Setup of fjord:
==> flow/design.v (excerpt) <==
module slave_apb ( 
                   output reg [ 8-1 : 0 ]   prdata, 			 
                   output reg                         pready, 			 
                   output reg                         pslverr,			 
		   input                	      penable,                   
                   input                	      pwrite, 			 
                   input 	         	      psel,  			 
                   input                              pclk,   			 
                   input                	      presetn, 			 
                   input      [ 8-1 : 0 ]   paddr,  			 
                   input      [ 8-1 : 0 ]   pwdata 			 
                   );
  parameter         IDLE    = 2'd0;              				 
  parameter         SETUP   = 2'd1;
  parameter         ENABLE  = 2'd2;
  reg   [ 2-1 : 0 ]   pre_state;   					 
  reg   [ 2-1 : 0 ]   nxt_state;
  reg   [ 8-1 : 0 ]    mem [ 0 : 200 ]; 		 
  reg   [ 8-1 : 0 ]    prdata_c;
  reg pready_c;
  reg pslverr_c;
  ...
export LEC_CHECK = 0
export CAP_MARGIN = 20
export CELL_PAD_IN_SITES_DETAIL_PLACEMENT = 2
export CELL_PAD_IN_SITES_GLOBAL_PLACEMENT = 2
export CORE_MARGIN = 8
export CORE_UTILIZATION = 21
export CTS_CLUSTER_DIAMETER = 76
export GPL_ROUTABILITY_DRIVEN = 0
export GPL_TIMING_DRIVEN = 1
export HOLD_SLACK_MARGIN = -0.07
export PLACE_DENSITY_LB_ADDON = 0.12
export SETUP_SLACK_MARGIN = 0.38
export SLEW_MARGIN = 5
export TNS_END_PERCENT = 40
create_clock -name core_clock -period 4.3 [get_ports {pclk}]
run.sh (not shown) runs the stock make flow with config.mk's settings and CLKGATE_MAP_FILE=.
Changes in pepper relative to fjord:
# fjord
export LEC_CHECK = 0
export CAP_MARGIN = 20
export CELL_PAD_IN_SITES_DETAIL_PLACEMENT = 2
export CELL_PAD_IN_SITES_GLOBAL_PLACEMENT = 2
export CORE_MARGIN = 8
export CORE_UTILIZATION = 21
export CTS_CLUSTER_DIAMETER = 76
export GPL_ROUTABILITY_DRIVEN = 0
export GPL_TIMING_DRIVEN = 1
export HOLD_SLACK_MARGIN = -0.07
export PLACE_DENSITY_LB_ADDON = 0.12
export SETUP_SLACK_MARGIN = 0.38
export SLEW_MARGIN = 5
export TNS_END_PERCENT = 40
create_clock -name core_clock -period 4.3 [get_ports {pclk}]
# pepper
export LEC_CHECK = 0
export CAP_MARGIN = 20
export CORE_MARGIN = 2
export CORE_UTILIZATION = 45
export PLACE_DENSITY = 0.6
export SLEW_MARGIN = 20
create_clock -name core_clock -period 10.0 [get_ports {pclk}]
### Flow results
Going from fjord to pepper, switching power shrank by more than half.
pepper does better than fjord on worst slack at placement.
pepper vs fjord: wire length of the first global-routing pass down by more than a quarter
pepper vs fjord: number of antenna violations at the first check in global routing down
What fjord reported for post-route non-filler standard cell count has to be multiplied by 0.67 to get the figure for pepper.
Comparing the two runs side by side, pepper comes out ahead of fjord on total power.
Relative to fjord, worst path setup slack after routing has increased by 3480 ps in pepper.
Modified inputs, raven compared to pepper
# pepper
export LEC_CHECK = 0
export CAP_MARGIN = 20
export CORE_MARGIN = 2
export CORE_UTILIZATION = 45
export PLACE_DENSITY = 0.6
export SLEW_MARGIN = 20
create_clock -name core_clock -period 10.0 [get_ports {pclk}]
# raven
export LEC_CHECK = 0
export CAP_MARGIN = 20
export CORE_MARGIN = 2
export CORE_UTILIZATION = 45
export PLACE_DENSITY = 0.6
export SLEW_MARGIN = 20
create_clock -name core_clock -period 3.11 [get_ports {pclk}]
- Diff pepper -> raven | hold slack | decrease of 110 ps
- pepper has a lower global router's overall resource usage than raven.
- Taking pepper as the reference, in raven least setup slack across all paths after layout shrank by 4320 ps; via count picked up an extra 1491; share of power burned in the clock network decreased 0.5 points.
- Path length in cells of the critical path, pepper and raven: smaller value in pepper

slave_apb again, from the RTL that the note above started with.
==> flow/config.mk <==
export PLATFORM = sky130hd
export DESIGN_NAME = slave_apb
export DESIGN_NICKNAME = slave_apb
export VERILOG_FILES = /design/flow/design.v
export SDC_FILE = /design/flow/constraint.sdc
export NUM_CORES = 4
export LEC_CHECK = 0
export CAP_MARGIN = 20
export CELL_PAD_IN_SITES_DETAIL_PLACEMENT = 0
export CORE_MARGIN = 2
export CORE_UTILIZATION = 68
export CTS_CLUSTER_DIAMETER = 213
export HOLD_SLACK_MARGIN = -0.07
export PLACE_DENSITY = 0.63
export SETUP_SLACK_MARGIN = 0.38
export SLEW_MARGIN = 25
export TNS_END_PERCENT = 40
==> flow/constraint.sdc <==
create_clock -name core_clock -period 3.03 [get_ports {pclk}]
set_input_delay 0.6060 -clock core_clock [delete_from_list [all_inputs] [get_ports {pclk}]]
set_output_delay 0.6060 -clock core_clock [all_outputs]
set_load 0.01 [all_outputs]
Change:
CELL_PAD_IN_SITES_DETAIL_PLACEMENT = not set   (was 0)
CORE_UTILIZATION = 72   (was 68)
CTS_CLUSTER_DIAMETER = 41   (was 213)
CTS_CLUSTER_SIZE = 15   (was not set)
HOLD_SLACK_MARGIN = not set   (was -0.07)
PLACE_DENSITY = 0.38   (was 0.63)
SETUP_SLACK_MARGIN = 0.87   (was 0.38)
SLEW_MARGIN = 20   (was 25)
TNS_END_PERCENT = not set   (was 40)
Outcome: The new run finished clean; first-iteration DRC count grows by 11%; final area grows by 1.2%; routed wire length increases by 11%; power came out higher by 3.1%; worst hold slack improved by 0.0082 ns; die size came out lower by 5.5%; clock skew rises by 0.010 ns; sequential share of layout area came out lower by 0.80 points; critical path depth grows by 3; global-route usage rises by 5.1 points.
Change:
ABC_AREA = 1   (was not set)
CAP_MARGIN = 0   (was 20)
CTS_CLUSTER_DIAMETER = 312   (was 41)
CTS_CLUSTER_SIZE = 13   (was 15)
HOLD_SLACK_MARGIN = 0.3   (was not set)
PLACE_DENSITY = not set   (was 0.38)
PLACE_DENSITY_LB_ADDON = 0.13   (was not set)
Effect:
- sequential share of layout area falls by 1.7 points
- setup slack improves by 0.10 ns
- clock power is lower by about 20%
- power goes down by about 7%
Change:
CORE_ASPECT_RATIO = 1.43   (was not set)
CTS_CLUSTER_DIAMETER = 326   (was 312)
CTS_CLUSTER_SIZE = 10   (was 13)
HOLD_SLACK_MARGIN = not set   (was 0.3)
PLACE_DENSITY = 0.35   (was not set)
PLACE_DENSITY_LB_ADDON = not set   (was 0.13)
SETUP_SLACK_MARGIN = 0.91   (was 0.87)
SLEW_MARGIN = 40   (was 20)
Result: The new run produced a clean layout; setup slack improved by 0.085 ns; global-route usage fell by 0.41 points; synthesized area stays the same; fmax rose by about 4%.
Change:
ABC_AREA = 0   (was 1)
CELL_PAD_IN_SITES_DETAIL_PLACEMENT = 0   (was not set)
CORE_ASPECT_RATIO = not set   (was 1.43)
CTS_CLUSTER_DIAMETER = 213   (was 326)
CTS_CLUSTER_SIZE = 14   (was 10)
HOLD_SLACK_MARGIN = 0.27   (was not set)
PLACE_DENSITY = not set   (was 0.35)
PLACE_DENSITY_LB_ADDON = 0.12   (was not set)
SETUP_SLACK_MARGIN = 0.87   (was 0.91)
SLEW_MARGIN = 25   (was 40)
TNS_END_PERCENT = 85   (was not set)
Utilization falls by 0.18 points.
Area after synthesis falls by 5.3%.
First-iteration DRC count falls by about 20%.
Global-route usage rises by 0.12 points.
Cell area falls by about 6%.
Setup slack is worse by 0.23 ns.
Sequential share of layout area rises by 3.8 points.

build 63:
The RTL this note starts from:
==> flow/design.v <==
module slave_apb ( 
                   output reg [ 8-1 : 0 ]   prdata, 			 
                   output reg                         pready, 			 
                   output reg                         pslverr,			 
		   input                	      penable,                   
                   input                	      pwrite, 			 
                   input 	         	      psel,  			 
                   input                              pclk,   			 
                   input                	      presetn, 			 
                   input      [ 8-1 : 0 ]   paddr,  			 
                   input      [ 8-1 : 0 ]   pwdata 			 
                   );
  parameter         IDLE    = 2'd0;              				 
  parameter         SETUP   = 2'd1;
  parameter         ENABLE  = 2'd2;
  reg   [ 2-1 : 0 ]   pre_state;   					 
  reg   [ 2-1 : 0 ]   nxt_state;
  reg   [ 8-1 : 0 ]    mem [ 0 : 200 ]; 		 
  reg   [ 8-1 : 0 ]    prdata_c;
  reg pready_c;
  reg pslverr_c;
  reg mem_we_c;
  always @ ( posedge pclk or negedge presetn )
  	begin 
    	     if ( ! presetn )
      			pre_state <= IDLE;
    	     else 
      			pre_state <= nxt_state;
  	end 
  always @ ( * ) 
  	begin
    		prdata_c   = 8'd0;
    		pslverr_c  = 1'b0;
    		pready_c   = 1'b0;
    		mem_we_c   = 1'b0;
    	 	nxt_state  = IDLE;     
		case ( pre_state )
			IDLE   : begin  
          				if ( psel == 1 ) 
            					nxt_state = SETUP;
	        			else
          				     begin
            					nxt_state = IDLE;
  	        				prdata_c = 8'd0;
          				     end
        			end  
      		      SETUP  : begin  
          				nxt_state  = ENABLE;
        			end  
		     ENABLE : begin  
				    pready_c = psel;
						if ( psel == 1 )   
              						nxt_state    = SETUP;
            					else
              						nxt_state    = IDLE; 
		      		    if(paddr <= 200)
          				begin
            					pslverr_c      = 1'b0;
	         				 if(!pwrite)      
              						prdata_c     = mem [ paddr ];
            					else 
	            					mem_we_c     = psel;
          			        end  
				else
				        pslverr_c     = psel;
        		     end  
                  default : nxt_state = IDLE;
    endcase
  end  
  always @ ( posedge pclk )
  	if ( mem_we_c )
  		mem [ paddr ] <= pwdata;
  always @ ( posedge pclk or negedge presetn)
 	 begin
    		if ( ! presetn)
    			begin
      				prdata    <= 8'b0;
      				pready    <= 1'b0;
      				pslverr   <= 1'b0;
    			end  
    	     else
    		begin
      			pready  <= pready_c;
      		   if ( ( pre_state == ENABLE ) )
      			begin
        			prdata  <= prdata_c;
        			pslverr <= pslverr_c;
      			end
    		end
  	end
endmodule
Settings: LEC_CHECK=0, ABC_AREA=1, CAP_MARGIN=30, CELL_PAD_IN_SITES_DETAIL_PLACEMENT=0, CORE_MARGIN=9, CORE_UTILIZATION=49, CTS_CLUSTER_DIAMETER=280, CTS_CLUSTER_SIZE=29, GPL_TIMING_DRIVEN=0, HOLD_SLACK_MARGIN=0.12, MAX_ROUTING_LAYER=met4, PLACE_DENSITY=0.6, SLEW_MARGIN=15; clock period 10.0 ns.
> inputs changed (build 63 -> build 65)
Settings: MAX_ROUTING_LAYER no longer set, was met4; CTS_CLUSTER_DIAMETER no longer set, was 280; HOLD_SLACK_MARGIN no longer set, was 0.12; SLEW_MARGIN now 20, was 15; CORE_MARGIN now 2, was 9; CELL_PAD_IN_SITES_DETAIL_PLACEMENT no longer set, was 0; CORE_UTILIZATION now 45, was 49; CAP_MARGIN now 20, was 30; GPL_TIMING_DRIVEN no longer set, was 0; CTS_CLUSTER_SIZE no longer set, was 29; ABC_AREA no longer set, was 1; the clock period (ns, I/O delays scaled along) now 5.46, was 10.0.
### Flow results
- From build 63 to build 65 the numbers moved as follows: HPWL reported at the end of detailed placement now smaller, routed length per instance up about 19%, total cell area reported by yosys after synthesis fell by about 5.3%.
- Max average cell area after synthesis across build 65 and build 63: build 65
- Changes observed in build 65 relative to build 63: number of H-tree branching levels increased by 2 relative to the old numbers; sequential share of layout area went up 0.81 points; post-layout total power moved up.
- Build 63 reports its highest-delay cell along the critical path as sky130_fd_sc_hd__nor2_2 while build 65 reports sky130_fd_sc_hd__nor2_1.
- Build 63 reports its termination of the worst setup path as mem[178][7] while build 65 reports mem[193][3].
- Initial antenna violation count down 13 in build 65 wrt build 63
Inputs modified between build 65 and build 74:
Settings: PLACE_DENSITY removed (was 0.6); CORE_UTILIZATION changed from 45 to 58; the clock period (ns, I/O delays scaled along) changed from 5.46 to 5.02.
## What came out
Build 74 against build 65; wire length is up by a few percent. Diff build 65 -> build 74 | leakage component of the power | up slightly. Worst hold slack was higher in build 74 than in build 65. In the tables for build 65 and build 74, data-path buffer share of cell area in the final layout reads lower with build 65. Delta (build 74 minus build 65): die area went down 22%, maximum vdd drop higher, core utilization grew by 14 points.
Relative to build 74, the following input files were edited for build 29:
Settings: CORE_UTILIZATION: 58 -> 72; SETUP_SLACK_MARGIN: unset -> 0.78; CTS_CLUSTER_SIZE: unset -> 15; the clock period (ns, I/O delays scaled along): 5.02 -> 3.03.
### Flow results
The final layout from build 29, which completed every stage, passed the timing, design-rule and antenna checks at the end of the flow. Fraction of standard cell area that is sequential for build 29: 2.9 points down relative to build 74. The run with more setup slack is build 74; build 29 has less. Max global-route wire length before repair across build 74 and build 29: build 29. Build 74 -> build 29: sequential cell count delta 0, exact match.
Power figures rest on the tool's default switching activity, not on a simulated workload.
